--- flow/design.v ---
module sync_fifo (
    input  wire        clk,
    input  wire        reset,
    input  wire        FIFO_WR_EN,
    input  wire        FIFO_RD_EN,
    input  wire [31:0] write_data,
    output reg  [31:0] read_data,
    output wire        FIFO_FULL,
    output wire        FIFO_EMPTY
);
    localparam DEPTH      = 16;
    localparam ADDR_WIDTH = 4;            
    localparam PTR_WIDTH  = ADDR_WIDTH + 1;  
    reg [31:0] mem [0:DEPTH-1];
    reg [PTR_WIDTH-1:0] wr_ptr;    
    reg [PTR_WIDTH-1:0] rd_ptr;
    wire [ADDR_WIDTH-1:0] wr_addr = wr_ptr[ADDR_WIDTH-1:0];
    wire [ADDR_WIDTH-1:0] rd_addr = rd_ptr[ADDR_WIDTH-1:0];
    assign FIFO_EMPTY = (wr_ptr == rd_ptr);
    assign FIFO_FULL =
        (wr_addr == rd_addr) && (wr_ptr[PTR_WIDTH-1] != rd_ptr[PTR_WIDTH-1]);
    always @(posedge clk or posedge reset) begin
        if (reset) begin
            wr_ptr <= 0;
        end else begin
            if (FIFO_WR_EN && !FIFO_FULL) begin
                mem[wr_addr] <= write_data;
                wr_ptr <= wr_ptr + 1;        
            end
        end
    end
    always @(posedge clk or posedge reset) begin
        if (reset) begin
            rd_ptr <= 0;
            read_data <= 0;
        end else begin
            if (FIFO_RD_EN && !FIFO_EMPTY) begin
                read_data <= mem[rd_addr];
                rd_ptr <= rd_ptr + 1;        
            end
        end
    end
endmodule
`timescale 1ns / 1ps
module dma_controller(
    input wire clk,
    input wire reset,
    input wire trigger,
    input wire [4:0] length,
    input wire [31:0] source_address,
    input wire [31:0] destination_add,
    input wire ARREADY,
    input wire [31:0] RDATA,
    input wire RVALID,
    input wire AWREADY,
    input wire WREADY,
    input wire BVALID,
    output reg done,
    output reg [31:0] ARADDR,
    output reg ARVALID,
    output reg RREADY,
    output reg [31:0] AWADDR,
    output reg AWVALID,
    output reg [31:0] WDATA,
    output reg WVALID,
    output reg BREADY
);
    localparam READ_IDLE = 2'b00;
    localparam READ_INIT = 2'b01;
    localparam READ_WAIT = 2'b10;
    localparam READ_DATA = 2'b11;
    localparam WRITE_IDLE = 3'b000;
    localparam WRITE_WAIT = 3'b001;
    localparam WRITE_DATA = 3'b010;
    localparam WRITE_AW_HANDSHAKE = 3'b011;
    localparam WRITE_W_HANDSHAKE = 3'b100;
    localparam WRITE_RESP = 3'b101;
    localparam WRITE_STALL = 3'b110;
    reg [1:0] read_state;
    reg [2:0] write_state;
    reg [4:0] read_count, write_count;
    reg [31:0] current_read_addr, current_write_addr;
    reg [2:0] xfer_words;    
    reg fifo_write_en, fifo_read_en;
    wire fifo_full, fifo_empty;
    wire [31:0] fifo_read_data;
    reg [31:0] fifo_write_data;
    wire read_done, write_done;
    sync_fifo fifo (
        .clk(clk),
        .reset(reset),
        .FIFO_RD_EN(fifo_read_en),
        .FIFO_WR_EN(fifo_write_en),
        .write_data(fifo_write_data),
        .read_data(fifo_read_data),
        .FIFO_FULL(fifo_full),
        .FIFO_EMPTY(fifo_empty)
    );
    assign read_done = (read_count == xfer_words) && !(xfer_words == 0);
    assign write_done = (write_count == xfer_words) && !(xfer_words == 0);
    always @(posedge clk or posedge reset) begin
        if (reset) begin
            done <= 0;
        end
        else if (read_state == READ_IDLE && trigger) begin
            done <= 0;
        end
        else begin
            done <= read_done && write_done;
        end
    end    
    always @(posedge clk or posedge reset) begin
        if (reset) begin
            read_state <= READ_IDLE;
            read_count <= 0;
            xfer_words <= 0;
            ARADDR <= 0;
            ARVALID <= 0;
            RREADY <= 1;
            fifo_write_en <= 0;
        end else begin
            case (read_state)
                READ_IDLE: begin
                    ARADDR <= 0;
                    ARVALID <= 0;
                    if (trigger) begin
                        read_count <= 0;
                        xfer_words <= length[4:2];
                        current_read_addr <= source_address;
                        read_state <= READ_INIT;
                    end    
                end
                READ_INIT: begin
                    fifo_write_en <= 0;
                    if (read_count == xfer_words) begin    
                        read_state <= READ_IDLE;
                    end
                    else if (!fifo_full) begin
                        ARADDR <= current_read_addr;
                        ARVALID <= 1;
                        read_state <= READ_WAIT;
                    end
                end
                READ_WAIT: begin
                    if (ARREADY && ARVALID) begin
                        ARVALID <= 0;
                        read_state <= READ_DATA;
                    end
                end
                READ_DATA: begin
                    if (RVALID && RREADY) begin
                        fifo_write_en <= 1;
                        fifo_write_data <= RDATA;
                        read_count <= read_count + 1;
                        current_read_addr <= current_read_addr + 4;                 
                        read_state <= READ_INIT;
                    end    
                end                      
                default: read_state <= READ_IDLE;
            endcase
        end
    end
    always @(posedge clk or posedge reset) begin
        if (reset) begin
            write_state <= WRITE_IDLE;
            write_count <= 0;
            AWADDR <= 32'b0;            
            WDATA <= 32'b0;            
            AWVALID <= 0;
            WVALID <= 0;
            BREADY <= 1;
            fifo_read_en <= 0;
        end 
        else begin
            case (write_state)
                WRITE_IDLE: begin
                    AWADDR <= 32'b0;
                    WDATA <= 32'b0;
                    AWVALID <= 0;
                    WVALID <= 0;
                    if(!fifo_empty) begin
                        write_count <= 0;
                        current_write_addr <= destination_add;
                        fifo_read_en <= 1;
                        write_state <= WRITE_WAIT;
                    end
                    else if (trigger && read_state == READ_IDLE) begin
                        write_count <= 0;
                    end
                end
                WRITE_WAIT: begin
                    fifo_read_en <= 0;
                    if (write_count == xfer_words) begin   
                        write_state <= WRITE_IDLE;
                    end    
                    else begin
                        write_state <= WRITE_DATA;
                    end
                end
                WRITE_DATA: begin
                        AWADDR <= current_write_addr;
                        AWVALID <= 1;
                        WDATA <= fifo_read_data;
                        WVALID <= 1;
                        write_state <= WRITE_AW_HANDSHAKE;
                end
                WRITE_AW_HANDSHAKE: begin
                    if(AWVALID && AWREADY) begin
                        AWVALID <= 0;
                        write_state <= WRITE_W_HANDSHAKE;
                    end
                end
                WRITE_W_HANDSHAKE: begin
                    if(WVALID && WREADY) begin
                        WVALID <= 0;
                        write_state <= WRITE_RESP;
                    end
                end
                WRITE_RESP: begin
                    if(BVALID && BREADY) begin
                        write_count <= write_count + 1;
                        current_write_addr <= current_write_addr + 4;
                        if (!fifo_empty) begin
                            fifo_read_en <= 1;
                            write_state <= WRITE_WAIT;
                        end
                        else begin
                            write_state <= WRITE_STALL;
                        end
                    end
                end
                WRITE_STALL: begin
                    if (write_count == xfer_words) begin
                        write_state <= WRITE_IDLE;
                    end
                    else if (!fifo_empty) begin
                        fifo_read_en <= 1;
                        write_state <= WRITE_WAIT;
                    end
                end
                default: write_state <= WRITE_WAIT;
            endcase 
        end
    end
endmodule  
--- flow/run.sh ---
#!/bin/bash
# the make line also repeats each setting of config.mk as NAME=value (left out here)
make -C /OpenROAD-flow-scripts/flow DESIGN_CONFIG=/design/flow/config.mk WORK_HOME=/design/flow/orfs CLKGATE_MAP_FILE= finish
--- flow/config.mk ---
export PLATFORM = sky130hd
export DESIGN_NAME = dma_controller
export DESIGN_NICKNAME = dma_controller
export VERILOG_FILES = /design/flow/design.v
export SDC_FILE = /design/flow/constraint.sdc
export NUM_CORES = 4
export LEC_CHECK = 0
export CAP_MARGIN = 20
export CELL_PAD_IN_SITES_DETAIL_PLACEMENT = 2
export CORE_ASPECT_RATIO = 1.74
export CORE_MARGIN = 10
export CORE_UTILIZATION = 61
export CTS_CLUSTER_DIAMETER = 184
export CTS_CLUSTER_SIZE = 48
export GPL_ROUTABILITY_DRIVEN = 0
export MAX_ROUTING_LAYER = met4
export SETUP_SLACK_MARGIN = 0.57
export SLEW_MARGIN = 15
export TNS_END_PERCENT = 40
--- flow/constraint.sdc ---
create_clock -name core_clock -period 3.2 [get_ports {clk}]
set_input_delay 0.6400 -clock core_clock [delete_from_list [all_inputs] [get_ports {clk}]]
set_output_delay 0.6400 -clock core_clock [all_outputs]
set_load 0.01 [all_outputs]
==> run notes, run 1 <==
Flow results follow.

The floorplan has 109 rows. The tool reported: "Error: detail_place.tcl, 38 bad optional access". The post-synthesis cell type with the largest combined area is sky130_fd_sc_hd__edfxtp_1. The yosys-reported design area after synthesis is a little over 0.03 mm².

The yosys synthesis warning count is 3. The average instance in the mapped netlist occupies ~14 µm². Sorting the synthesized cells by area gives the leading types as sky130_fd_sc_hd__edfxtp_1 59%, sky130_fd_sc_hd__dfrtp_1 13%, sky130_fd_sc_hd__nand2_1 2.7%. The async set-or-reset flop fraction in the synthesized netlist is approximately 22%. The chip occupies 0.0609 mm². Yosys mapped the design onto 73 distinct sky130hd cell types. Counting flops and latches in the post-synthesis netlist gives between 700 and 800. The number of top-level pins is ~210. In this run the cell area of the synthesized design comes to just over 0.03 mm². In the synthesized netlist, the number of instances is approximately 2,200. According to the floorplan report, the placeable core area is between 0.05 and 0.06 mm². The quantity of I/O buffers inserted on ports is roughly 210.

The sequential area share after synthesis is 72.1%. sky130_fd_sc_hd__edfxtp_1 is the most common cell in the netlist. Per the synth stats, the flop cell with the highest instance count is sky130_fd_sc_hd__edfxtp_1. The area share of fa/ha/maj cells after synthesis is less than 1%.

After synthesis, the most frequently instantiated cells are 608 x sky130_fd_sc_hd__edfxtp_1, 226 x sky130_fd_sc_hd__nand2_1, 166 x sky130_fd_sc_hd__dfrtp_1, 133 x sky130_fd_sc_hd__nor2_1, 123 x sky130_fd_sc_hd__a21oi_1. The xor and xnor area share after synthesis is ~2.2%. The number of enable flip-flop cells is 608. The top cell type by area accounts for 58.6% of the synthesized area. In this run the vertical extent of the chip is 318 µm.

The flow halted during detailed placement (3_5_place_dp). Yosys stat counts roughly 2,200 cells in the synthesized netlist. The floorplan utilization is 61.4%. The width of the die is 191 µm. The compound-gate portion of the synthesized area is about an eighth. Of the combinational cells, the family taking the most area is AND-OR/OR-AND gates. The run stopped with a tool error. Multiplexer cells account for 2.12% of the synthesized area. The synthesized-area fraction occupied by and/or/nand/nor cells is a little under a tenth.
-- through the flow --
step           hold WS [ns]  power, mW
2_1_floorplan         0.430       17.7
3_3_place_gp          0.438       21.5
==> run 2: changes to the inputs <==
- CELL_PAD_IN_SITES_DETAIL_PLACEMENT: 2 -> unset
- CELL_PAD_IN_SITES_GLOBAL_PLACEMENT: unset -> 3
- CORE_ASPECT_RATIO: 1.74 -> unset
- CORE_MARGIN: 10 -> 8
- CORE_UTILIZATION: 61 -> 24
- CTS_CLUSTER_DIAMETER: 184 -> unset
- CTS_CLUSTER_SIZE: 48 -> unset
- GPL_ROUTABILITY_DRIVEN: 0 -> 1
- MAX_ROUTING_LAYER: met4 -> unset
- PLACE_DENSITY_LB_ADDON: unset -> 0.25
- SETUP_SLACK_MARGIN: 0.57 -> unset
- SLEW_MARGIN: 15 -> 25
- TNS_END_PERCENT: 40 -> 100
- clock period: 3.2 -> 1.69 ns (I/O delays scaled with it)
==> run notes, run 2 <==
Latest figures from synthesis and place and route.

The flow ran to the end, but the layout failed its checks. The run did not pass the layout checks because of negative setup slack. The share of total power in sequential cells is 34.5%. The internal cell power is between 40 and 50 mW. The async set-or-reset flop fraction in the synthesized netlist is 21.6% (unchanged).

The cell with the largest stage delay on the worst path is sky130_fd_sc_hd__dfrtp_1. The yosys-reported design area after synthesis is 0.0312 mm² (unchanged). Summing all non-filler instances in the final layout gives an area of around 0.044 mm². Overall routing resource usage recorded by global route was 14.9%.

The count of cell instances traversed by the critical path is 10. The synthesized cell area is 0.0312 mm² (unchanged). After detailed placement, the total cell area comes to 0.0384 mm². The compound-gate portion of the synthesized area was 11.7% (unchanged). By area the synthesized netlist is led by sky130_fd_sc_hd__edfxtp_1 59%, sky130_fd_sc_hd__dfrtp_1 13%, sky130_fd_sc_hd__nand2_1 2.7%. The xor and xnor area share after synthesis is 2.19% (unchanged). The power report lists the clock group at between 15 and 20 mW.

The area share of fa/ha/maj cells after synthesis is 0.482% (unchanged). Per the gpl log, the routability congestion estimate is 0.775. Looking at the power breakdown, the clock network takes between 20% and 30% of the total. Measured against its own limit, the worst slew margin works out to ~51%. The total die size is 0.142 mm² (+130%). Clock-pin slew was measured on the worst setup and hold paths at 0.07 ns. The reg-to-reg startpoint is fifo.rd_ptr[1]$_DFFE_PP0P_. The count of final setup violators is between 700 and 800.

Pins over their slew limit in the final report were tallied at 0. Looking at the clock tree report, the maximum root-to-sink buffer count equals 3. The required time of the critical path is just over 2 ns.

The post-synthesis cell type count came to 73 (unchanged). The total wire length after detailed routing is 112,000 µm. Power attributed to sequential cells is approximately 24 mW. The area growth from synthesis to layout is 40.6%. For this run, the top clock speed supported by timing is 0.448 GHz. For flop-to-flop paths, the worst setup slack is -0.54 ns.

The number of detailed-route iterations in the first pass is 5. The total overflow left after global routing is 0. The share of Yosys cell area claimed by the top area cell type is 58.6% (unchanged). The worst flop-to-flop path endpoint is fifo.mem[14][23]$_DFFE_PP_. The yosys synthesis warning count is 3 (unchanged). The post-detailed-route wirelength per cell is around 24 µm. The sequential area share after synthesis is 72.1% (unchanged). The clock tree from TritonCTS is built. The count of nets left with antenna violations once routing finished came out at 0. Logic depth along the worst register-to-register path is recorded as 10. The via count of the first global-routing pass is 21,600. The power density over cell area is between 1500 and 2000 mW/mm². The vias per cell is 4.64. The TritonCTS sink count is about 780. The share of total power dissipated in combinational logic is 37.4%.

By area, the combinational part of the netlist is dominated by AND-OR/OR-AND gates. Of all cell types, the one taking the most synthesized area is sky130_fd_sc_hd__edfxtp_1. The number of maximum-capacitance violations recorded for the run is 0. The final timing report gives a worst setup slack of -0.541 ns.

Together, buffers and inverters on the worst path number 5. The worst hold path begins at RDATA[12]. The half-perimeter wire length of the detailed placement result is between 70,000 and 80,000 µm. The H-tree was split into 3 levels.

The initial antenna violation count is 6. The flip-flop cell with the highest count after synthesis is sky130_fd_sc_hd__edfxtp_1. The endpoint of the worst hold path is reported as fifo_write_data[12]$_DFFE_PP_. The transition time at the pin with the least slew margin is 0.734 ns. The quantity of I/O buffers inserted on ports is 206 (unchanged).

The net switching share of the total power is between 30% and 40%. In this run the worst hold path is classified as input pin to flop. Final hold analysis gives a worst-case slack of 0.200 ns. The remaining design rule violation count is 0.

The time the final worst path needs with I/O delays and setup is between 2 and 2.5 ns. The core region area was 0.129 mm² (+150%). The number of cells traversed by the worst hold path is 1. The detailed router finished its first iteration with around 1,500 violations. In this run the clock root is driven by a sky130_fd_sc_hd__clkbuf_16. Among the stages of the critical path, the cell type that occurs most often is sky130_fd_sc_hd__buf_12.

The total number of vias is 21,500. The row count is 132 (+21%). The width of the die is 376 µm (+97%). The worst setup path endpoint is fifo.mem[14][23]$_DFFE_PP_. The floorplan utilization came to 24.1% (-37 points).

The tool warning count is 37. In the post-synthesis netlist, the cell with the most instances is sky130_fd_sc_hd__edfxtp_1. Setup repair after global routing could not meet its margin everywhere. The kind of cell with the highest combined delay on the critical path is buffers and inverters. The highest supply drop recorded on VDD is between 0.7 and 0.8 mV.

In the synthesized netlist, the cells that appear most often are 608 x sky130_fd_sc_hd__edfxtp_1, 226 x sky130_fd_sc_hd__nand2_1, 166 x sky130_fd_sc_hd__dfrtp_1, 133 x sky130_fd_sc_hd__nor2_1, 123 x sky130_fd_sc_hd__a21oi_1. The data arrival time of the critical path is 2.61 ns. The number of buffers inserted during clock tree synthesis is approximately 90. The largest net degree at the start of global routing is roughly 100.

The number of cells in the yosys synthesis report is 2,245 (unchanged). The critical path maximum fanout is 6. The startpoint of the most critical setup path is fifo.rd_ptr[1]$_DFFE_PP0P_.

The multiplexer share of the synthesized area is 2.12% (unchanged). Summed over all cells, the static leakage comes to 15.4 nW. The number of enable flip-flop cells came to 608 (unchanged). The mean instance size in the synthesized netlist is 13.9 µm² (unchanged). The top power consumer group is combinational cells. Between clock sinks in the finished design, the worst skew comes to about 0.032 ns. The share of the cycle needed by the critical path after routing is 132%.

The critical path goes through buf_4 > buf_6 > xnor2_4 > and4_4 > a21boi_4 > buf_12 > nand2_8 > nor2_4 > buf_12 > clkbuf_16. After the last flow step, the layout net total stands at 2,935. The synthesized-area fraction occupied by and/or/nand/nor cells is 9.17% (unchanged). The net switching power of the design is around 23 mW.

The worst setup path is launched from a flop. The flop and latch count out of synthesis is 776 (unchanged). The worst setup path is of the flop to flop kind.

The number of cells produced by synthesis is 2,245 (unchanged). The later-pin clock latency in the skew report is a little under 0.7 ns. The sort of element at the end of the critical path is a flop.

Combinational power for this build is ~26 mW. The number of top-level pins is 211 (unchanged). The wire length of the first global-routing pass is 157,000 µm. The number of hold violations in the final report is 0. The y dimension of the die was 376 µm (+18%).

The timing report gives the biggest stage delay along the critical path as roughly 0.42 ns.
[run 2: cell type report]
class                   instances  area (µm²)
clock buffers                 125        2450
inverters                      24        93.8
multi-input cells            1300        8940
repair buffers                622        7200
well taps                    1742        2180
flip-flops and latches        776       22500
clock inverters                42         460
fillers                     12700       85300
diodes                          6        15.0
[run 2: metal layers]
layer  part of all wire, %  GRT usage, %
met4                   2.0          3.53
met2                    46          23.7
met3                   5.9          3.02
met1                    46          20.8
met5                 0.024             0
[run 2: per-stage QoR]
| stage | setup TNS (ns) | utilization (%) | power [mW] | setup WS, ns | instances |
|---|---|---|---|---|---|
| after CTS | -293.90 | 32.9 | 68.6 | -0.493 | 4581 |
| final | -294.16 | 33.9 | 69.2 | -0.541 | 4637 |
| after global placement | -321.50 | 29.7 | 46.1 | -0.866 | 4379 |
| after detailed placement | -330.68 | 29.7 | 46.1 | -0.905 | 4379 |
| after floorplan | -847.13 | - | 34.0 | -2.47 | 2246 |
| after global routing | -343.04 | 33.9 | 72.5 | -0.579 | 4631 |
[run 2: timing repair]
action,in CTS,in global routing
hold buffers,0,0
pin swaps,33,32
gates resized,144,74
cloned,13,27
setup buffers,23,23
endpoints found under the setup margin,756,765
==> run 3: changes to the inputs <==
- CAP_MARGIN: 20 -> 10
- CELL_PAD_IN_SITES_GLOBAL_PLACEMENT: 3 -> unset
- CORE_MARGIN: 8 -> 2
- CORE_UTILIZATION: 24 -> 72
- CTS_CLUSTER_SIZE: unset -> 15
- GPL_ROUTABILITY_DRIVEN: 1 -> unset
- PLACE_DENSITY_LB_ADDON: 0.25 -> unset
- SLEW_MARGIN: 25 -> 20
- TNS_END_PERCENT: 100 -> unset
- clock period: 1.69 -> 2.08 ns (I/O delays scaled with it)
==> run notes, run 3 <==
Latest figures from synthesis and place and route.

The number of H-tree levels was 3 (unchanged). The largest voltage drop on the vdd net was 1.45 mV (+95%). The total die size is 0.0450 mm² (-68%). The internal cell power is 35.0 mW (-25%). The leakage component of the power is 14.3 nW (-7.0%).

The most frequent cell on the critical path is sky130_fd_sc_hd__buf_12. The synthesized cell area is 0.0312 mm² (unchanged). The xor and xnor area share after synthesis is 2.19% (unchanged). The number of buffers inserted during clock tree synthesis is 75 (-17%).

The sort of element at the end of the critical path is a flop. The total routing usage reported by global routing is 47.8% (+33 points). The multiplexer share of the synthesized area is 2.12% (unchanged).

The flop and latch count out of synthesis is 776 (unchanged). The power density over cell area is 1420 mW/mm² (-10%). The area of placed instances is 0.0357 mm² (-7.0%). The data arrival time of the critical path is 3.40 ns (+0.79 ns). The portion of total power attributed to combinational logic is 40.7% (+3.3 points). The vias per cell came to 8.03 (+73%). By count the netlist is led by 608 x sky130_fd_sc_hd__edfxtp_1, 226 x sky130_fd_sc_hd__nand2_1, 166 x sky130_fd_sc_hd__dfrtp_1, 133 x sky130_fd_sc_hd__nor2_1, 123 x sky130_fd_sc_hd__a21oi_1. STA lists the endpoint of the worst register-to-register path as fifo.read_data[1]$_DFFE_PP0P_. For reference, the critical path cell chain is inv_4 > ha_4 > buf_12 > buf_12 > buf_12 > a22oi_2 > o22ai_2 > or4_4 > a21oi_2 > o31ai_1.

The number of enable flip-flop cells is 608 (unchanged). The async set-or-reset flop fraction in the synthesized netlist is 21.6% (unchanged). Looking at the hold checks, the worst path lands on fifo_write_data[26]$_DFFE_PP_. The clock input transition at the sequential cells of the worst setup and hold paths was 0.08 ns (about the same). The total power after layout came to 57.4 mW (-17%). The quantity of I/O buffers inserted on ports is 206 (unchanged). The number of detailed-route iterations in the first pass is 14 (+9). The width of the die is 212 µm (-44%).

The power consumed by sequential cells is 19.6 mW (-18%). The largest net degree at the start of global routing is 106 (+6.0%). The net switching power of the design is 22.3 mW (-1.9%). The number of buffers and inverters on the critical path is 4 (-1). The number of cells in the yosys synthesis report is 2,245 (unchanged). The area growth from synthesis to layout is 30.0%. The share of total power in sequential cells was 34.2% (-0.3 points). The compound-gate portion of the synthesized area came to 11.7% (unchanged). Setup repair after global routing could not meet its margin everywhere. The TritonCTS sink count is 776 (unchanged).

The kind of start point of the critical path is a flop. The sum of negative setup slack is -135.10 ns (+159.06 ns). The worst relative slew slack came to 32.4% (-19 points).

The number of cells produced by synthesis is 2,245 (unchanged). The type of the worst min-delay path is input pin to flop. The half-perimeter wire length of the detailed placement result is 52,100 µm (-27%). The remaining design rule violation count was 0 (unchanged). The area used by sequential logic in the layout was 0.0225 mm² (about the same). The worst slack at placement is -0.356 ns (+0.549 ns). The synthesized-area fraction occupied by and/or/nand/nor cells is 9.17% (unchanged). The worst setup path endpoint is fifo.read_data[1]$_DFFE_PP0P_. The cell with the largest stage delay on the worst path is sky130_fd_sc_hd__a22oi_2. The total of fill cells in the finished design came to 1,007 (-92%). The sum of overflow across all layers after global routing is 0 (unchanged).

The cell with the most instances after synthesis is sky130_fd_sc_hd__edfxtp_1. The placer's final routability congestion estimate is 0.854 (+10%). The largest fanout of any net on the critical path came to 6 (unchanged). The later-pin clock latency in the skew report is 0.67 ns (-0.02 ns). The time the final worst path needs with I/O delays and setup is 2.88 ns (+0.647 ns). The final cell utilization of the core is 94.5% (+61 points).

The achievable frequency was 0.347 GHz (-22%). The sequential area share after synthesis is 72.1% (unchanged). The tool warning count came to 43 (+16%). The number of DRC markers after the initial detailed-route iteration is 6,393 (+320%). The critical path is of the flop to flop type. The main area contributors are sky130_fd_sc_hd__edfxtp_1 59%, sky130_fd_sc_hd__dfrtp_1 13%, sky130_fd_sc_hd__nand2_1 2.7%. The number of buffers inserted by hold repair at cts came to 0 (unchanged). The cell count of the worst reg-to-reg path is 10 (unchanged). The final worst slack is -0.798 ns (-0.257 ns). The row count is 76 (-42%). In the synthesized netlist, the dominant kind of combinational cell is AND-OR/OR-AND gates. The kind of cell with the highest combined delay on the critical path is AND-OR/OR-AND gates. The worst min-delay path startpoint is RDATA[26].

The share of the cycle needed by the critical path after routing came to 138% (+6.3 points). The area used by multi-input combinational logic was 0.00911 mm² (+1.9%). The relative contribution of the clock network to total power is 25.1% (-3.0 points). The count of final setup violators is 615 (-19%).

The largest incremental delay on the critical path is 0.58 ns (+0.16 ns). The cell at the root of the clock tree is sky130_fd_sc_hd__clkbuf_16. The final setup skew came to 0.0579 ns (+0.0264 ns). The transition time at the pin with the least slew margin is 1.01 ns (+0.281 ns).

The number of top-level pins was 211 (unchanged). The number of nets at the end of the flow came to 2,782 (-5.2%). The yosys synthesis warning count is 3 (unchanged).

The total number of vias is 26,600 (+24%). The startpoint of the most critical setup path is fifo.rd_ptr[1]$_DFFE_PP0P_. The core region area is 0.0429 mm² (-67%). The post-synthesis cell type count is 73 (unchanged).

The required time of the critical path is 2.60 ns (+0.53 ns). The net switching share of the total power is 38.9% (+6.0 points). The total wire length after detailed routing is 131,000 µm (+17%).

The floorplan utilization came to 72.7% (+49 points). The post-route cell area is 0.0405 mm² (-7.5%). The combinational power is 23.3 mW (-10%). The count of pins over their slew limit is 0 (unchanged). The flow ran to the end, but the layout failed its checks. The tally of nets with antenna violations remaining after routing is 0 (unchanged). The post-detailed-route wirelength per cell is 39.6 µm (+64%). The number of cells traversed by the worst hold path is 1 (unchanged). The number of hold violations in the final report is 0 (unchanged). The maximum count of clock buffers along a single path is 3 (unchanged). The flip-flop cell with the highest count after synthesis is sky130_fd_sc_hd__edfxtp_1. The count of cell instances traversed by the critical path is 10 (unchanged). The yosys-reported design area after synthesis is 0.0312 mm² (unchanged). In this run the layout check failures are negative setup slack. The initial antenna violation count is 9 (+3). The dominant power group in this design is combinational cells. The power consumed by the clock network is 14.4 mW (-26%).

STA lists the startpoint of the worst register-to-register path as fifo.rd_ptr[1]$_DFFE_PP0P_. The wire length of the first global-routing pass was 154,000 µm (-1.9%). The setup slack on the worst flop-to-flop path is -0.80 ns (-0.26 ns).

The y dimension of the die is 212 µm (-44%). The post-synthesis cell type with the largest combined area is sky130_fd_sc_hd__edfxtp_1. The clock tree from TritonCTS is built.

The mean instance size in the synthesized netlist came to 13.9 µm² (unchanged). The via count of the first global-routing pass came to 23,800 (+10%). The total of max-cap violations is 0 (unchanged). The area share of fa/ha/maj cells after synthesis is 0.482% (unchanged). The share of Yosys cell area claimed by the top area cell type is 58.6% (unchanged).
## run 3: final cells by class
cell class                 instances  share of cell area [%]
sequential                       776                    55.5
timing repair buffer             485                    14.1
clock inverter                    35                   0.723
tap                              585                    1.81
antenna                            5                  0.0309
multi-input combinational       1299                    22.5
inverter                          24                   0.244
clock buffer                     101                    5.18
## run 3: through the flow
stage,instances,hold slack [ns]
finish,3310,0.324
detailed placement,3084,0.444
CTS,3273,0.333
global placement,3084,0.435
floorplan,2246,0.430
global route,3307,0.321
## run 3: routing by layer
layer	GRT usage [%]	up-vias	share of wire [%]	wire, µm
met3	18.2	1276	19	25300
met5	0.222	-	0.35	456
li1	-	9393	-	-
met1	58.9	12100	28	36500
met2	72.5	3758	41	53600
met4	29.1	17	12	15200
## run 3: repair_timing
action | 4_1_cts | 5_1_grt
endpoints found under the hold margin | 0 | 0
resized | 153 | 102
buffers inserted | 44 | 18
cloned | 9 | 17
endpoints found under the setup margin | 573 | 593
pin swaps | 65 | 37
==> run 4: changes to the inputs <==
- ABC_AREA: unset -> 1
- CAP_MARGIN: 10 -> 5
- CTS_CLUSTER_DIAMETER: unset -> 26
- CTS_CLUSTER_SIZE: 15 -> 59
- PLACE_DENSITY: unset -> 0.35
- SETUP_SLACK_MARGIN: unset -> 0.66
- clock period: 2.08 -> 2.55 ns (I/O delays scaled with it)
==> run notes, run 4 <==
Flow results follow.

The commonest cells after synthesis are 857 x sky130_fd_sc_hd__nand2_1, 608 x sky130_fd_sc_hd__edfxtp_1, 492 x sky130_fd_sc_hd__nor2_1, 434 x sky130_fd_sc_hd__nand3_1, 346 x sky130_fd_sc_hd__inv_1. The first error in the log reads "[ERROR GRT-0232] Routing congestion too high. Check the congestion heatmap in the GUI". The number of cells after detailed placement is 4,062 (+32%). The xor and xnor area share after synthesis was 0.867% (-1.3 points). The total die size is 0.0480 mm² (+6.8%). The floorplan utilization is 73.1% (+0.45 points). The total routing usage reported by global routing is 107%. The number of top-level pins was 211 (unchanged). The stage at which the flow ended is global routing (5_1_grt).

The mean instance size in the synthesized netlist is 10.1 µm² (-28%). The width of the die is 219 µm (+3.3%). For reference, the top cells by area after synthesis are sky130_fd_sc_hd__edfxtp_1 55%, sky130_fd_sc_hd__dfrtp_1 12%, sky130_fd_sc_hd__nand2_1 9.7%.

The cell sitting at the root of the clock tree is a sky130_fd_sc_hd__clkbuf_16. The flow did not finish. The number of cells in the yosys synthesis report is 3,314 (+48%). The maximum count of clock buffers along a single path came to 3 (unchanged). The area share of fa/ha/maj cells after synthesis is 0.451% (-0.031 points). The cell with the most instances after synthesis is sky130_fd_sc_hd__nand2_1.

The row count is 78 (+2.6%). The number of cells produced by synthesis is 3,314 (+48%). The core region area is 0.0456 mm² (+6.3%). The post-synthesis cell type with the largest combined area is sky130_fd_sc_hd__edfxtp_1. The quantity of I/O buffers inserted on ports is 206 (unchanged). The total overflow left after global routing is around 4,600. The number of H-tree levels was 4 (+1).

The compound-gate portion of the synthesized area came to 1.39% (-10 points). The y dimension of the die is 219 µm (+3.3%). The number of enable flip-flop cells is 608 (unchanged).

The share of Yosys cell area claimed by the top area cell type is 54.8% (-3.8 points). The synthesized cell area is 0.0333 mm² (+6.9%). The async set-or-reset flop fraction in the synthesized netlist is 21.6% (unchanged). The flop and latch count out of synthesis was 776 (unchanged). The yosys synthesis warning count is 3 (unchanged). The half-perimeter wire length of the detailed placement result is 57,400 µm (+10%). The sequential area share after synthesis is 67.4% (-4.7 points). The placer's final routability congestion estimate came to 0.944 (+11%). The multiplexer share of the synthesized area was 0% (-2.1 points). The number of buffers inserted by hold repair at cts came to 0 (unchanged). The post-synthesis cell type count is 33 (-55%). In the synthesized netlist, the dominant kind of combinational cell is simple AND/OR/NAND/NOR gates. The flip-flop cell with the highest count after synthesis is sky130_fd_sc_hd__edfxtp_1. The synthesized-area fraction occupied by and/or/nand/nor cells came to 24.1% (+15 points). The yosys-reported design area after synthesis is 0.0333 mm² (+6.9%).

The TritonCTS sink count is 776 (unchanged). The number of buffers inserted during clock tree synthesis is 152 (+100%).
## run 4: metrics by stage
stage	setup TNS [ns]	power (mW)	instance area (µm²)	setup slack, ns
after floorplan	-890.06	23.2	33400	-1.81
after detailed placement	0	28.8	36800	0.151
after CTS	0	54.0	44400	0.478
after global placement	0	28.1	36800	0.212
## run 4: repair_timing
action / CTS
gates resized: 502
setup endpoints to repair: 727
pin swaps: 61
cloned: 34
setup buffers: 90
## run 4: layer usage
layer / GRT overflow / global-route usage, %
met5: 38 / 67.8
met2: 3174 / 133
met3: 181 / 88.1
met1: 156 / 94.7
met4: 1088 / 121
==> run 5: changes to the inputs <==
- ABC_AREA: 1 -> unset
- CAP_MARGIN: 5 -> 20
- CELL_PAD_IN_SITES_DETAIL_PLACEMENT: unset -> 1
- CORE_ASPECT_RATIO: unset -> 0.89
- CORE_UTILIZATION: 72 -> 29
- CTS_CLUSTER_DIAMETER: 26 -> unset
- CTS_CLUSTER_SIZE: 59 -> 86
- GPL_ROUTABILITY_DRIVEN: unset -> 1
- GPL_TIMING_DRIVEN: unset -> 0
- PLACE_DENSITY: 0.35 -> unset
- PLACE_DENSITY_LB_ADDON: unset -> 0.17
- SETUP_SLACK_MARGIN: 0.66 -> 0.63
- clock period: 2.55 -> 3.37 ns (I/O delays scaled with it)
==> run notes, run 5 <==
Latest figures from synthesis and place and route.

The flow ran to the end and the layout has no timing, DRC or antenna violations. The worst register-to-register path ends at fifo.read_data[13]$_DFFE_PP0P_. In this run the worst path has a maximum fanout of 10.

Per STA, the endpoint of the critical path is fifo.read_data[13]$_DFFE_PP0P_. The final timing summary puts the cycle share of the worst path at 82.4%. The post-synthesis cell type with the largest combined area is sky130_fd_sc_hd__edfxtp_1. The design draws about 33 mW.

The highest clock rate this design can be run at is around 0.36 GHz. The critical path in this run is classified as flop to flop. The y dimension of the die was 313 µm (+43%). The compound-gate portion of the synthesized area is 11.7% (+10 points). The worst hold path terminates at AWADDR[1]$_DFFE_PP0P_. The main area contributors are sky130_fd_sc_hd__edfxtp_1 59%, sky130_fd_sc_hd__dfrtp_1 13%, sky130_fd_sc_hd__nand2_1 2.7%. The post-synthesis cell type count came to 73 (+120%). The mean instance size in the synthesized netlist is 13.9 µm² (+38%). The total die size came to 0.110 mm² (+130%). The largest family of logic cells by area is AND-OR/OR-AND gates. The total of fill cells in the finished design is approximately 11,000. Nets still carrying antenna violations after routing amount to 0.

The number of cells in the yosys synthesis report is 2,245 (-32%). Per the detail_route report, routed wire per instance is roughly 28 µm. At the worst endpoint, the arrival time is 3.29 ns. The kind of cell with the highest combined delay on the critical path is AND-OR/OR-AND gates. Setup repair after global routing could not meet its margin everywhere. Power attributed to the clock group is approximately 9.6 mW. The timing report lists the critical path depth as 8 cells. After clock tree synthesis, the clock-pin slew on the worst setup and hold paths is around 0.06 ns. The number of top-level pins came to 211 (unchanged).

Looking at hold timing, the worst path starts from current_write_addr[1]$_DFFE_PP_. The worst relative slew slack is between 40% and 50%. The number of cells traversed by the worst hold path is 2. The synthesized-area fraction occupied by and/or/nand/nor cells came to 9.17% (-15 points). Counting I/O delays and the setup requirement, the final critical path takes around 2.8 ns. The final report gives the core utilization as a little under two fifths.

The xor and xnor area share after synthesis is 2.19% (+1.3 points). The relative contribution of the clock network to total power is between 20 and 30%. The transition time at the pin with the least slew margin is 0.799 ns. The count of final setup violators is 0.

For reference, the final report shows the hold violation count at 0. The required time of the critical path is 3.88 ns. The multi-input combinational cells in the finished layout cover a total of 0.00843 mm². The minimum hold slack is 0.464 ns. The core region area is 0.107 mm² (+130%). The synthesized cell area is 0.0312 mm² (-6.5%).

The stage logs contain a warning count of 37. By instance count, the cell type seen most on the critical path is sky130_fd_sc_hd__clkbuf_2. The area share of fa/ha/maj cells after synthesis is 0.482% (+0.031 points). Dividing total power by cell area gives a power density of 827 mW/mm².

Excluding fillers, the count of instances in the completed layout stands at between 4,000 and 5,000. The flop and latch count out of synthesis is 776 (unchanged). In the synthesized netlist the dominant register cell turns out to be sky130_fd_sc_hd__edfxtp_1.

Entering global routing, the biggest net connects 34 pins. Along the critical path, the tally of buffer and inverter instances is 3. IR analysis of the VDD net gives a maximum drop of about 0.5 mV.

The type of the worst min-delay path is flop to flop. The number of buffers inserted during clock tree synthesis is 87 (-43%). The internal cell power is 20.8 mW. The cell count of the worst reg-to-reg path is 8. The async set-or-reset flop fraction in the synthesized netlist came to 21.6% (unchanged). The count of pins over their slew limit is 0. In this run the register-to-register setup slack is roughly 0.59 ns. The yosys synthesis warning count is 3 (unchanged).

Sequential power for this build is between 10 and 15 mW. For this design the total switching power over the nets is roughly 12 mW. TritonCTS built the clock tree. The layout report lists the combined flip-flop and latch area as between 0.02 and 0.025 mm². The worst setup path is captured at a flop. The TritonCTS sink count was 776 (unchanged). For the combinational group, total power comes out at 11.6 mW. The sum of negative setup slack is 0 ns. Per the CTS log, the root buffer master is sky130_fd_sc_hd__clkbuf_16.

The multiplexer share of the synthesized area was 2.12% (+2.1 points). The share of Yosys cell area claimed by the top area cell type is 58.6% (+3.8 points). The number of cells produced by synthesis was 2,245 (-32%). The total wire length after detailed routing is about 120,000 µm.

The clock reaches the later pin of the worst-skew pair after around 0.67 ns. The worst setup path is launched from a flop. The script computed the net switching share of total power as around 37%. The total of max-cap violations is 0.

Per the OpenROAD power report, leakage power amounts to ~14 nW. The number of nets at the end of the flow is about 2,700. The via count of the first global-routing pass is 22,500. In this run, flip-flops and latches consume 35.7% of the power. The number of cells after detailed placement is 3,929 (-3.3%). The half-perimeter wire length of the detailed placement result is 80,700 µm (+41%). The detailed router placed around 22,000 vias in this run.

Per the log, the first TritonRoute iteration ended with a DRC count of 2,270. The DRC violation total left in the routed layout is recorded as 0. The largest incremental delay on the critical path is about 0.60 ns. The number of enable flip-flop cells is 608 (unchanged). The initial antenna violation count is 6. The flow reports that combinational logic draws between 30% and 40% of the design power. The number of H-tree levels came to 3 (-1). The final setup skew is 0.0433 ns. The floorplan utilization is 29.2% (-44 points). The quantity of I/O buffers inserted on ports is 206 (unchanged).

The cell with the most instances after synthesis is sky130_fd_sc_hd__edfxtp_1. The number of detailed-route iterations in the first pass is 7. The width of the die is 351 µm (+60%).

Global routing finished with a remaining overflow of 0. The yosys-reported design area after synthesis was 0.0312 mm² (-6.5%). The startpoint of the most critical setup path is fifo.rd_ptr[0]$_DFFE_PP0P_.

The top power consumer group is sequential cells. After synthesis, the most frequently instantiated cells are 608 x sky130_fd_sc_hd__edfxtp_1, 226 x sky130_fd_sc_hd__nand2_1, 166 x sky130_fd_sc_hd__dfrtp_1, 133 x sky130_fd_sc_hd__nor2_1, 123 x sky130_fd_sc_hd__a21oi_1. The first global-routing pass estimated 165,000 µm of wire. Among all stages on the critical path, the largest delay is contributed by sky130_fd_sc_hd__a2111oi_4. The routed design shows a via density per instance of approximately 5.3.

In the global route stage, overall resource usage came out at approximately a fifth. The post-synthesis to final-layout area growth is 27.8%. Listed in order, past its start point the critical path passes ha_1 > clkbuf_2 > clkbuf_4 > clkbuf_2 > o21ai_0 > a21oi_1 > a2111oi_4 > o21ai_1. The placer's final routability congestion estimate is 0.836 (-11%). The launch point of the worst register-to-register path is recorded as fifo.rd_ptr[0]$_DFFE_PP0P_.

The row count is 113 (+45%). The sequential area share after synthesis was 72.1% (+4.7 points). The maximum count of clock buffers along a single path is 3 (unchanged).
run 5: layout make-up:
cell class                 count  area share [%]
multi-input combinational   1299            21.2
tap                         1437            4.52
buffer                       147            2.26
sequential                   776            56.4
timing repair buffer         273            8.20
timing repair inverter         1          0.0126
antenna                        3          0.0189
inverter                      24           0.236
clock buffer                 117            5.99
clock inverter                46            1.16
run 5: what timing repair did:
item | 4_1_cts | 5_1_grt
buffers inserted | 20 | 7
gates cloned | 1 | 0
pin swaps | 16 | 9
setup endpoints to repair | 550 | 176
hold buffers | 0 | 0
gates resized | 184 | 39
run 5: per-stage QoR:
step           area [µm²]  setup slack, ns
6_report            39800            0.592
5_1_grt             39800            0.572
4_1_cts             39700            0.500
2_1_floorplan       31200            -1.13
3_3_place_gp        35100            -4.34
3_5_place_dp        36100           -0.936
run 5: metal layers:
layer / global-route usage [%] / wire (µm) / vias to the layer above
met5: 0 / 22 / -
li1: - / - / 9303
met1: 28.7 / 50100 / 11300
met3: 5.49 / 10500 / 182
met2: 32.3 / 51900 / 973
met4: 6.90 / 3720 / 4
==> run 6: changes to the inputs <==
- CORE_ASPECT_RATIO: 0.89 -> 1.74
- CORE_MARGIN: 2 -> 10
- CORE_UTILIZATION: 29 -> 40
- CTS_CLUSTER_DIAMETER: unset -> 46
- CTS_CLUSTER_SIZE: 86 -> unset
- GPL_TIMING_DRIVEN: 0 -> unset
- PLACE_DENSITY_LB_ADDON: 0.17 -> unset
- SETUP_SLACK_MARGIN: 0.63 -> unset
- SLEW_MARGIN: 20 -> 15
- TNS_END_PERCENT: unset -> 40
- clock period: 3.37 -> 3.2 ns (I/O delays scaled with it)
==> run notes, run 6 <==
Latest figures from synthesis and place and route.

The area used by multi-input combinational logic was 0.00819 mm² (-2.9%). The synthesized-area fraction occupied by and/or/nand/nor cells came to 9.17% (unchanged). The placer's final routability congestion estimate is 0.827 (-1.1%). The synthesized cell area is 0.0312 mm² (unchanged). The half-perimeter wire length of the detailed placement result is 62,500 µm (-23%).

The total of fill cells in the finished design is 7,603 (-32%). The total of max-cap violations came to 0 (unchanged). The leakage component of the power was 12.7 nW (-6.4%). The most frequently used library cell after synthesis is sky130_fd_sc_hd__edfxtp_1.

The number of detailed-route iterations in the first pass is 8 (+1). The post-detailed-route wirelength per cell was 27.1 µm (-4.0%). The number of cells after detailed placement is 3,418 (-13%). The tool warning count was 35 (-5.4%). The area of placed instances is 0.0350 mm² (-3.0%). The post-synthesis cell type count is 73 (unchanged). The cell count of the worst reg-to-reg path is 8 (unchanged). The synthesis report lists the most area-consuming cells as sky130_fd_sc_hd__edfxtp_1 59%, sky130_fd_sc_hd__dfrtp_1 13%, sky130_fd_sc_hd__nand2_1 2.7%. The number of cells traversed by the worst hold path was 2 (unchanged). The startpoint of the most critical setup path is fifo.rd_ptr[1]$_DFFE_PP0P_. The mean instance size in the synthesized netlist is 13.9 µm² (unchanged). The share of Yosys cell area claimed by the top area cell type is 58.6% (unchanged). The count of cell instances traversed by the critical path is 8 (unchanged). The post-cts sizing count came to 0 (-100%). The clock tree from TritonCTS is built. The final worst slack came to 0.439 ns (-0.153 ns). The sum of overflow across all layers after global routing was 0 (unchanged).

The portion of total power attributed to combinational logic is 31.0% (-4.1 points). The net switching share of the total power was 33.2% (-3.6 points). The quantity of I/O buffers inserted on ports is 206 (unchanged).

The row count was 135 (+19%). The multiplexer share of the synthesized area is 2.12% (unchanged). The most frequent cell on the critical path is sky130_fd_sc_hd__buf_4. After synthesis, the largest family of logic cells by area is AND-OR/OR-AND gates. The non-filler instance count after layout is 3,548 (-14%). The async set-or-reset flop fraction in the synthesized netlist is 21.6% (unchanged).

The post-CTS setup buffer count is 0 (-100%). The number of cells in the yosys synthesis report is 2,245 (unchanged). The clock input transition at the sequential cells of the worst setup and hold paths was 0.07 ns (about the same).

The data arrival time of the critical path is 3.30 ns (about the same). The maximum count of clock buffers along a single path came to 3 (unchanged). The via count of the first global-routing pass is 22,200 (-1.0%).

The number of DRC markers after the initial detailed-route iteration was 1,552 (-32%). The count of final setup violators came to 0 (unchanged). The largest incremental delay on the critical path is 0.52 ns (-0.08 ns). The minimum hold slack is 0.465 ns (+0.000942 ns).

The largest net degree at the start of global routing is 78 (+130%). The run finished with no timing, DRC or antenna violations. The synthesized design spends more area on one cell type than any other, namely sky130_fd_sc_hd__edfxtp_1. The flop and latch count out of synthesis came to 776 (unchanged). The net switching power of the design is 10.2 mW (-16%). The wire length of the first global-routing pass came to 143,000 µm (-13%). The later-pin clock latency in the skew report is 0.65 ns (-0.02 ns). The share of total power in sequential cells is 40.7% (+5.0 points). The power consumed by the clock network is 8.74 mW (-9.0%). The worst flop-to-flop path endpoint is fifo.read_data[9]$_DFFE_PP0P_. The cell with the largest stage delay on the worst path is sky130_fd_sc_hd__nor3b_1. The largest voltage drop on the vdd net is 0.530 mV (+3.3%). The time the final worst path needs with I/O delays and setup is 2.76 ns (-0.0170 ns). The relative contribution of the clock network to total power came to 28.4% (-0.7 points). The number of top-level pins was 211 (unchanged). The count of pins over their slew limit was 0 (unchanged). The area share of fa/ha/maj cells after synthesis is 0.482% (unchanged). The total routing usage reported by global routing is 21.0% (+0.026 points). The kind of cell with the highest combined delay on the critical path is buffers and inverters. For reference, the top cells by count after synthesis are 608 x sky130_fd_sc_hd__edfxtp_1, 226 x sky130_fd_sc_hd__nand2_1, 166 x sky130_fd_sc_hd__dfrtp_1, 133 x sky130_fd_sc_hd__nor2_1, 123 x sky130_fd_sc_hd__a21oi_1. The kind of start point of the critical path is a flop. The setup slack on the worst flop-to-flop path is 0.44 ns (-0.15 ns).

The final cell utilization of the core is 48.3% (+11 points). The critical setup path kind is flop to flop. The sort of element at the end of the critical path is a flop. The compound-gate portion of the synthesized area is 11.7% (unchanged). The power consumed by sequential cells is 12.5 mW (+6%). The sequential area share after synthesis was 72.1% (unchanged). The achievable frequency is 0.362 GHz (+0.61%). The number of H-tree levels came to 3 (unchanged). In this run the clock root is driven by a sky130_fd_sc_hd__clkbuf_16. Setup repair after global routing left no endpoint under its margin. The largest share of the power goes to sequential cells. The number of buffers and inverters on the critical path is 3 (unchanged). The xor and xnor area share after synthesis was 2.19% (unchanged). The combinational power was 9.54 mW (-18%). The TritonCTS sink count is 776 (unchanged).

In the synthesized netlist the dominant register cell turns out to be sky130_fd_sc_hd__edfxtp_1. The worst setup path endpoint is fifo.read_data[9]$_DFFE_PP0P_. The y dimension of the die is 388 µm (+24%).

The worst register-to-register path begins at fifo.rd_ptr[1]$_DFFE_PP0P_. The tally of nets with antenna violations remaining after routing was 0 (unchanged). The internal cell power is 20.6 mW (-1.1%). The floorplan utilization is 40.2% (+11 points). The post-route cell area is 0.0374 mm² (-6.0%). The total die size is 0.0899 mm² (-18%). The share of the cycle needed by the critical path after routing is 86.3% (+3.8 points). The yosys synthesis warning count is 3 (unchanged).

The antenna diode instance count is 0 (-3). The required time of the critical path came to 3.74 ns (-0.14 ns). The area used by sequential logic in the layout came to 0.0225 mm² (about the same).

The total number of vias is 20,600 (-5.2%). The number of cells produced by synthesis is 2,245 (unchanged). For reference, the critical path cell chain is inv_1 > ha_4 > buf_4 > nor3b_1 > buf_4 > a211oi_1 > o211a_1 > o31ai_1. The number of hold violations in the final report is 0 (unchanged). The initial antenna violation count is 0 (-6). The number of enable flip-flop cells is 608 (unchanged). The number of nets at the end of the flow is 2,585 (-5.3%). The worst slack at placement is 0.473 ns (+1.41 ns). The width of the die is 232 µm (-34%).

The type of the worst min-delay path is flop to flop. The yosys-reported design area after synthesis is 0.0312 mm² (unchanged). The total wire length after detailed routing is 96,000 µm (-17%).

The largest fanout of any net on the critical path came to 22 (+12). The number of buffers inserted by hold repair at cts is 0 (unchanged). The final setup skew came to 0.0304 ns (-0.0129 ns). The post-synthesis to final-layout area growth is 20.0%. The power density over cell area is 823 mW/mm² (-0.40%). The transition time at the pin with the least slew margin is 0.954 ns (+0.154 ns). The worst relative slew slack came to 36.4% (-10 points). The worst min-delay path startpoint is current_read_addr[1]$_DFFE_PP_. The vias per cell is 5.82 (+10%). STA shows the worst min-delay path finishing at ARADDR[1]$_DFFE_PP0P_. The remaining design rule violation count is 0 (unchanged). The core region area is 0.0775 mm² (-27%). The number of buffers inserted during clock tree synthesis came to 70 (-20%).
[run 6: routing by layer]
layer	wire length, µm	global-route usage, %
met1	35700	23.7
met4	3610	8.69
met2	51100	38.5
met3	5590	3.32
met5	0	0
[run 6: through the flow]
step | setup TNS (ns) | power (mW)
6_report | 0 | 30.8
5_1_grt | 0 | 32.1
4_1_cts | 0 | 31.0
3_5_place_dp | 0 | 22.2
3_3_place_gp | 0 | 21.8
2_1_floorplan | -240.83 | 17.7
[run 6: cell type report]
| type | count | area share [%] |
|---|---|---|
| clock inverters | 38 | 1.18 |
| multi-input cells | 1299 | 21.9 |
| flip-flops and latches | 776 | 60.1 |
| well taps | 1027 | 3.43 |
| clock buffers | 91 | 5.14 |
| repair buffers | 293 | 8.01 |
| inverters | 24 | 0.251 |
==> run 7: changes to the inputs <==
- CELL_PAD_IN_SITES_DETAIL_PLACEMENT: 1 -> unset
- CELL_PAD_IN_SITES_GLOBAL_PLACEMENT: unset -> 2
- CORE_ASPECT_RATIO: 1.74 -> unset
- CORE_UTILIZATION: 40 -> 24
- CTS_CLUSTER_DIAMETER: 46 -> 245
- GPL_ROUTABILITY_DRIVEN: 1 -> unset
- MAX_ROUTING_LAYER: unset -> met4
- MIN_ROUTING_LAYER: unset -> met2
- PLACE_DENSITY_LB_ADDON: unset -> 0.12
- SLEW_MARGIN: 15 -> 35
- TNS_END_PERCENT: 40 -> 70
- clock period: 3.2 -> 4.0 ns (I/O delays scaled with it)
==> run notes, run 7 <==
Latest figures from synthesis and place and route.

The flow ran to the end and the layout has no timing, DRC or antenna violations. The number of top-level pins was 211 (unchanged). The post-CTS setup buffer count is 0 (unchanged). The mean instance size in the synthesized netlist is 13.9 µm² (unchanged). The tally of nets with antenna violations remaining after routing is 0 (unchanged).

The leakage component of the power is 13.0 nW (+2.0%). The yosys-reported design area after synthesis is 0.0312 mm² (unchanged). The setup slack on the worst flop-to-flop path is 0.49 ns (+0.05 ns). Setup repair after global routing left no endpoint under its margin. The synthesized cell area is 0.0312 mm² (unchanged). The internal cell power came to 17.2 mW (-16%).

The power consumed by sequential cells is 10.2 mW (-18%). The maximum count of clock buffers along a single path came to 3 (unchanged). The area of placed instances is 0.0358 mm² (+2.2%). The number of nets at the end of the flow came to 2,601 (+0.62%). The min-delay analysis places its worst path in the category flop to flop. The data arrival time of the critical path is 3.78 ns (+0.48 ns). The largest fanout of any net on the critical path was 22 (unchanged). The core region area is 0.129 mm² (+67%). The via count of the first global-routing pass was 30,700 (+38%).

The worst setup path is captured at a flop. The largest family of logic cells by area is AND-OR/OR-AND gates. The time the final worst path needs with I/O delays and setup is 3.51 ns (+0.749 ns).

The async set-or-reset flop fraction in the synthesized netlist is 21.6% (unchanged). The tool warning count is 36 (+2.9%). The number of detailed-route iterations in the first pass is 6 (-2). The largest net degree at the start of global routing is 131 (+68%). The number of hold violations in the final report is 0 (unchanged).

The number of enable flip-flop cells is 608 (unchanged). After synthesis, the cell types taking the most area are sky130_fd_sc_hd__edfxtp_1 59%, sky130_fd_sc_hd__dfrtp_1 13%, sky130_fd_sc_hd__nand2_1 2.7%. The total of max-cap violations is 0 (unchanged). The largest incremental delay on the critical path came to 0.63 ns (+0.11 ns). Per STA, the worst path accumulates the most delay in the family simple AND/OR/NAND/NOR gates. The minimum hold slack is 0.450 ns (-0.0151 ns).

From synthesis to final layout, the design area changed by 24.7%. The xor and xnor area share after synthesis is 2.19% (unchanged). The post-synthesis cell type with the largest combined area is sky130_fd_sc_hd__edfxtp_1. The share of total power in sequential cells came to 38.6% (-2.1 points). The clock input transition at the sequential cells of the worst setup and hold paths came to 0.06 ns (about the same). The cell with the most instances after synthesis is sky130_fd_sc_hd__edfxtp_1.

STA lists the startpoint of the worst register-to-register path as fifo.rd_ptr[3]$_DFFE_PP0P_. The post-route cell area is 0.0389 mm² (+3.9%). The flop and latch count out of synthesis is 776 (unchanged).

The worst setup path endpoint is fifo.mem[14][22]$_DFFE_PP_. The TritonCTS sink count is 776 (unchanged). The number of buffers inserted during clock tree synthesis was 93 (+33%). The worst setup path is launched from a flop. The post-detailed-route wirelength per cell is 24.8 µm (-8.5%). The tree is rooted in a sky130_fd_sc_hd__clkbuf_16. The number of cells in the yosys synthesis report is 2,245 (unchanged).

The largest voltage drop on the vdd net is 0.528 mV (-0.30%). The initial antenna violation count was 2 (+2). The total wire length after detailed routing is 107,000 µm (+11%).

The total power after layout is 26.3 mW (-14%). The yosys synthesis warning count is 3 (unchanged). The vias per cell is 6.09 (+4.8%).

The number of buffers inserted by hold repair at cts came to 0 (unchanged). The share of Yosys cell area claimed by the top area cell type is 58.6% (unchanged). The number of cells traversed by the worst hold path came to 2 (unchanged).

The portion of total power attributed to combinational logic came to 29.8% (-1.2 points). The quantity of I/O buffers inserted on ports is 206 (unchanged). The total die size is 0.145 mm² (+61%).

The sequential area share after synthesis came to 72.1% (unchanged). The number of cells produced by synthesis is 2,245 (unchanged). For reference, the critical path cell chain is xnor2_1 > and4_1 > a21boi_2 > nand2_1 > nor2_4 > buf_4.

The multiplexer share of the synthesized area is 2.12% (unchanged). The power density over cell area is 678 mW/mm² (-18%). The number of buffers and inverters on the critical path is 1 (-2). The number of H-tree levels is 3 (unchanged). The flip-flop cell with the highest count after synthesis is sky130_fd_sc_hd__edfxtp_1.

The half-perimeter wire length of the detailed placement result is 64,300 µm (+3.0%). The count of pins over their slew limit came to 0 (unchanged). The synthesized-area fraction occupied by and/or/nand/nor cells is 9.17% (unchanged). The worst relative slew slack is 40.6% (+4.1 points). The net switching share of the total power was 34.6% (+1.4 points).

The startpoint of the most critical setup path is fifo.rd_ptr[3]$_DFFE_PP0P_. The combinational power was 7.85 mW (-18%). The compound-gate portion of the synthesized area is 11.7% (unchanged).

The later-pin clock latency in the skew report is 0.68 ns (+0.03 ns). The count of cell instances traversed by the critical path is 6 (-2). The y dimension of the die came to 380 µm (-2.0%). The count of final setup violators is 0 (unchanged). The placer's final routability congestion estimate came to 0.734 (-11%). The width of the die came to 380 µm (+64%). The critical setup path kind is flop to flop. The power consumed by the clock network is 8.33 mW (-4.7%). In this run the most critical hold path is launched from current_read_addr[1]$_DFFE_PP_. The final setup skew is 0.0437 ns (+0.0133 ns). TritonCTS built the clock tree. The sum of overflow across all layers after global routing was 0 (unchanged). The number of DRC markers after the initial detailed-route iteration is 3,126 (+100%).

The floorplan utilization came to 24.1% (-16 points). The remaining design rule violation count is 0 (unchanged). The cell count of the worst reg-to-reg path is 6 (-2). The wire length of the first global-routing pass is 154,000 µm (+7.2%).

The net switching power of the design was 9.11 mW (-11%). The share of the cycle needed by the critical path after routing is 87.7% (+1.5 points). The row count is 132 (-2.2%). The total number of vias is 26,300 (+27%). The post-synthesis cell type count was 73 (unchanged). The worst flop-to-flop path endpoint is fifo.mem[14][22]$_DFFE_PP_. The achievable frequency is 0.285 GHz (-21%). The relative contribution of the clock network to total power came to 31.6% (+3.2 points).

The timing report shows that the slowest cell on the worst path is sky130_fd_sc_hd__dfrtp_4. The total routing usage reported by global routing came to 22.6% (+1.6 points). The transition time at the pin with the least slew margin came to 0.887 ns (-0.0667 ns). The post-cts sizing count is 0 (unchanged). For hold timing, the worst endpoint is ARADDR[1]$_DFFE_PP0P_. In the synthesized netlist, the cells that appear most often are 608 x sky130_fd_sc_hd__edfxtp_1, 226 x sky130_fd_sc_hd__nand2_1, 166 x sky130_fd_sc_hd__dfrtp_1, 133 x sky130_fd_sc_hd__nor2_1, 123 x sky130_fd_sc_hd__a21oi_1. The area share of fa/ha/maj cells after synthesis is 0.482% (unchanged). The top power consumer group is sequential cells.

The required time of the critical path is 4.27 ns (+0.53 ns).
[run 7: layout make-up]
| cell class | instances | area, µm² |
|---|---|---|
| sequential | 776 | 22500 |
| tap | 1742 | 2180 |
| inverter | 24 | 93.8 |
| antenna | 17 | 42.5 |
| clock buffer | 133 | 2590 |
| multi-input combinational | 1299 | 8190 |
| timing repair buffer | 286 | 2950 |
| fill | 12900 | 90500 |
| clock inverter | 38 | 340 |
[run 7: routing by layer]
metal,GRT usage (%),wire [µm]
met5,-,0
met4,3.07,3700
met3,32.9,50500
met2,23.9,52700
met1,-,0
[run 7: through the flow]
step	utilization (%)	setup TNS [ns]	setup slack, ns	instances
final	30.1	0	0.490	4315
after detailed placement	27.7	0	0.497	4124
after global routing	30.0	0	0.283	4308
after floorplan	-	-109.61	-0.627	2246
after CTS	30.0	0	0.446	4295
after global placement	27.7	0	0.614	4124
==> run 8: changes to the inputs <==
- CAP_MARGIN: 20 -> 40
- CELL_PAD_IN_SITES_GLOBAL_PLACEMENT: 2 -> unset
- CORE_MARGIN: 10 -> 2
- CORE_UTILIZATION: 24 -> 72
- CTS_CLUSTER_DIAMETER: 245 -> unset
- CTS_CLUSTER_SIZE: unset -> 77
- MAX_ROUTING_LAYER: met4 -> unset
- MIN_ROUTING_LAYER: met2 -> unset
- PLACE_DENSITY_LB_ADDON: 0.12 -> unset
- SETUP_SLACK_MARGIN: unset -> -0.18
- SLEW_MARGIN: 35 -> 20
- TNS_END_PERCENT: 70 -> unset
- clock period: 4.0 -> 1.7 ns (I/O delays scaled with it)
==> run notes, run 8 <==
Flow results follow.

The worst slack at placement is -0.713 ns (-1.21 ns). The row count was 76 (-42%). The stage at which the flow ended is global routing (5_1_grt). The TritonCTS sink count came to 776 (unchanged). The area of placed instances is 0.0366 mm² (+2.1%). The post-synthesis cell type with the largest combined area is sky130_fd_sc_hd__edfxtp_1. The run stopped with a tool error. The number of enable flip-flop cells is 608 (unchanged).

The half-perimeter wire length of the detailed placement result came to 54,700 µm (-15%). The number of cells produced by synthesis is 2,245 (unchanged). The maximum count of clock buffers along a single path is 3 (unchanged).

The flop and latch count out of synthesis came to 776 (unchanged). In the post-synthesis netlist, the biggest area contributors are sky130_fd_sc_hd__edfxtp_1 59%, sky130_fd_sc_hd__dfrtp_1 13%, sky130_fd_sc_hd__nand2_1 2.7%. The largest family of logic cells by area is AND-OR/OR-AND gates.

The mean instance size in the synthesized netlist is 13.9 µm² (unchanged). The cell with the most instances after synthesis is sky130_fd_sc_hd__edfxtp_1. The number of cells in the yosys synthesis report is 2,245 (unchanged). The width of the die is 212 µm (-44%). The floorplan utilization was 72.7% (+49 points).

The compound-gate portion of the synthesized area is 11.7% (unchanged). After synthesis, the most frequently instantiated cells are 608 x sky130_fd_sc_hd__edfxtp_1, 226 x sky130_fd_sc_hd__nand2_1, 166 x sky130_fd_sc_hd__dfrtp_1, 133 x sky130_fd_sc_hd__nor2_1, 123 x sky130_fd_sc_hd__a21oi_1. The flip-flop cell with the highest count after synthesis is sky130_fd_sc_hd__edfxtp_1. The area share of fa/ha/maj cells after synthesis is 0.482% (unchanged). The synthesized cell area was 0.0312 mm² (unchanged). The yosys-reported design area after synthesis was 0.0312 mm² (unchanged). The number of H-tree levels is 3 (unchanged). Per the CTS log, the root buffer master is sky130_fd_sc_hd__clkbuf_16. The number of top-level pins came to 211 (unchanged).

Global routing consumed, over all layers together, 100% of the routing resources. The share of Yosys cell area claimed by the top area cell type is 58.6% (unchanged). The number of buffers inserted during clock tree synthesis is 75 (-19%). The total die size is 0.0450 mm² (-69%). The first error in the log reads "[ERROR GRT-0232] Routing congestion too high. Check the congestion heatmap in the GUI".

The post-synthesis cell type count is 73 (unchanged). The y dimension of the die is 212 µm (-44%). The sum of overflow across all layers after global routing is roughly 2,500. The quantity of I/O buffers inserted on ports was 206 (unchanged). The synthesized-area fraction occupied by and/or/nand/nor cells is 9.17% (unchanged).

The xor and xnor area share after synthesis is 2.19% (unchanged). The number of buffers inserted by hold repair at cts is 0 (unchanged). The placer's final routability congestion estimate was 0.893 (+22%). The async set-or-reset flop fraction in the synthesized netlist is 21.6% (unchanged). The core region area is 0.0429 mm² (-67%).

The yosys synthesis warning count is 3 (unchanged). The multiplexer share of the synthesized area came to 2.12% (unchanged). The sequential area share after synthesis is 72.1% (unchanged).
[run 8: stage by stage]
stage	total power, mW	instances
global placement	42.7	3160
CTS	65.2	3357
floorplan	33.7	2246
detailed placement	43.6	3162
[run 8: per-layer routing]
metal,global-route usage [%],GRT overflow
met1,93.9,126
met2,114,1384
met3,87.6,134
met4,112,778
met5,70.1,29
[run 8: timing repair]
| item | 4_1_cts |
|---|---|
| pin swaps | 60 |
| resized | 188 |
| gates cloned | 13 |
| setup endpoints to repair | 688 |
| setup buffers | 43 |
==> run 9: changes to the inputs <==
- CAP_MARGIN: 40 -> 20
- CELL_PAD_IN_SITES_GLOBAL_PLACEMENT: unset -> 0
- CORE_ASPECT_RATIO: unset -> 1.78
- CORE_MARGIN: 2 -> 8
- CORE_UTILIZATION: 72 -> 28
- CTS_CLUSTER_SIZE: 77 -> unset
- GPL_ROUTABILITY_DRIVEN: unset -> 1
- MAX_ROUTING_LAYER: unset -> met5
- MIN_ROUTING_LAYER: unset -> met2
- PLACE_DENSITY_LB_ADDON: unset -> 0.25
- SETUP_SLACK_MARGIN: -0.18 -> unset
- SLEW_MARGIN: 20 -> 30
- TNS_END_PERCENT: unset -> 100
- clock period: 1.7 -> 1.69 ns (I/O delays scaled with it)
==> run notes, run 9 <==
Latest figures from synthesis and place and route.

The share of Yosys cell area claimed by the top area cell type came to 58.6% (unchanged). The vias per cell is ~6.9. The skew report gives the latency at the later pin of the worst-skew pair as 0.68 ns. The core region area is 0.111 mm² (+160%). The total overflow left after global routing is 0. The number of cells in the yosys synthesis report came to 2,245 (unchanged). The floorplan utilization is 28.1% (-45 points). The y dimension of the die is 461 µm (+120%). The half-perimeter wire length of the detailed placement result came to 69,200 µm (+27%). The post-synthesis to final-layout area growth is 43.6%. The max-slew check reports its worst relative slack as between 50% and 60%.

The number of H-tree levels is 3 (unchanged). The count of final setup violators is between 600 and 700. The maximum count of clock buffers along a single path came to 3 (unchanged).

In this run the critical register-to-register path is captured at fifo.mem[14][0]$_DFFE_PP_. Per the OpenROAD power report, leakage power amounts to 17.1 nW. The post-detailed-route wirelength per cell is approximately 27 µm.

TritonCTS built the clock tree. The flow ran to the end, but the layout failed its checks. The detailed router finished its first iteration with ~7,500 violations. The area share of fa/ha/maj cells after synthesis is 0.482% (unchanged). The xor and xnor area share after synthesis came to 2.19% (unchanged). The compound-gate portion of the synthesized area came to 11.7% (unchanged). Measured in cells, the most critical reg-to-reg path has a length of 9.

The row count is 163 (+110%). In this run the layout check failures are negative setup slack. The initial antenna violation count is 2. The area of placed instances came to 0.0381 mm² (+4.2%). The number of buffers inserted during clock tree synthesis came to 71 (-5.3%).

The quantity of I/O buffers inserted on ports came to 206 (unchanged). The total die size is 0.123 mm² (+170%). The setup slack on the worst flop-to-flop path is -0.58 ns. Summed over all instances, the cell type with the most area after synthesis is sky130_fd_sc_hd__edfxtp_1. The clock input transition at the sequential cells of the worst setup and hold paths is 0.07 ns. The worst slack at placement came to -0.791 ns (-0.0779 ns).

The synthesized cell area came to 0.0312 mm² (unchanged). STA lists the startpoint of the worst register-to-register path as fifo.rd_ptr[0]$_DFFE_PP0P_. The sequential area share after synthesis was 72.1% (unchanged). The timing report lists the critical path depth as 9 cells.

The placer's final routability congestion estimate is 0.944 (+5.7%). The number of cells after detailed placement came to 4,118 (+30%). Combinational cells consume a total of about 26 mW. The number of top-level pins is 211 (unchanged).

The report lists the cells along the critical path as buf_6 > xnor2_4 > and4_4 > a21boi_4 > buf_8 > nand2_8 > nor2_4 > buf_12 > clkbuf_16. The async set-or-reset flop fraction in the synthesized netlist is 21.6% (unchanged). The synthesized-area fraction occupied by and/or/nand/nor cells is 9.17% (unchanged). The number of nets at the end of the flow is roughly 3,000. The flip-flop cell with the highest count after synthesis is sky130_fd_sc_hd__edfxtp_1.

The mean instance size in the synthesized netlist is 13.9 µm² (unchanged). The cell with the most instances after synthesis is sky130_fd_sc_hd__edfxtp_1. By count the netlist is led by 608 x sky130_fd_sc_hd__edfxtp_1, 226 x sky130_fd_sc_hd__nand2_1, 166 x sky130_fd_sc_hd__dfrtp_1, 133 x sky130_fd_sc_hd__nor2_1, 123 x sky130_fd_sc_hd__a21oi_1. The flop and latch count out of synthesis is 776 (unchanged). The largest family of logic cells by area is AND-OR/OR-AND gates. The width of the die is 266 µm (+25%). The final worst slack is -0.581 ns.

The yosys synthesis warning count is 3 (unchanged). The number of cells produced by synthesis was 2,245 (unchanged). The cell at the root of the clock tree is sky130_fd_sc_hd__clkbuf_16. The number of enable flip-flop cells is 608 (unchanged). For reference, the top cells by area after synthesis are sky130_fd_sc_hd__edfxtp_1 59%, sky130_fd_sc_hd__dfrtp_1 13%, sky130_fd_sc_hd__nand2_1 2.7%. The TritonCTS sink count is 776 (unchanged).

The global routing report lists combined usage of all routing layers as between 20% and 30%. The multiplexer share of the synthesized area came to 2.12% (unchanged). The count of pins over their slew limit is 0. The share of total power dissipated in combinational logic is 39.0%. Sequential cells burn between 30% and 40% of the power. Setup repair after global routing could not meet its margin everywhere. The worst setup path endpoint is fifo.mem[14][0]$_DFFE_PP_.

The yosys-reported design area after synthesis was 0.0312 mm² (unchanged). The post-synthesis cell type count is 73 (unchanged).
-- run 9: layer usage --
| layer | global-route usage, % | wire length (µm) |
|---|---|---|
| met2 | 33.8 | 60600 |
| met1 | - | 0 |
| met4 | 6.60 | 15600 |
| met3 | 30.9 | 43900 |
| met5 | 4.37 | 425 |
-- run 9: through the flow --
step	total power, mW	hold WS (ns)	util (%)
after global routing	69.8	0.177	40.4
final	67.5	0.210	40.4
after CTS	64.5	0.167	37.7
after global placement	45.0	0.437	34.4
after floorplan	34.0	0.430	-
after detailed placement	45.2	0.447	34.4
-- run 9: final cells by class --
cell class	count	area (µm²)
diodes	17	42.5
clock buffers	89	1930
clock inverters	42	492
fillers	10100	66000
inverters	24	96.3
multi-input cells	1303	9710
flip-flops and latches	776	22500
well taps	1485	1860
repair buffers	662	8150
-- run 9: what timing repair did --
| item | CTS | global route |
|---|---|---|
| hold buffers | 0 | 0 |
| pin swaps | 39 | 144 |
| gates cloned | 13 | 52 |
| setup endpoints to repair | 757 | 795 |
| gates resized | 141 | 425 |
| buffers inserted | 33 | 46 |
Power is estimated from default activity; no workload was simulated.
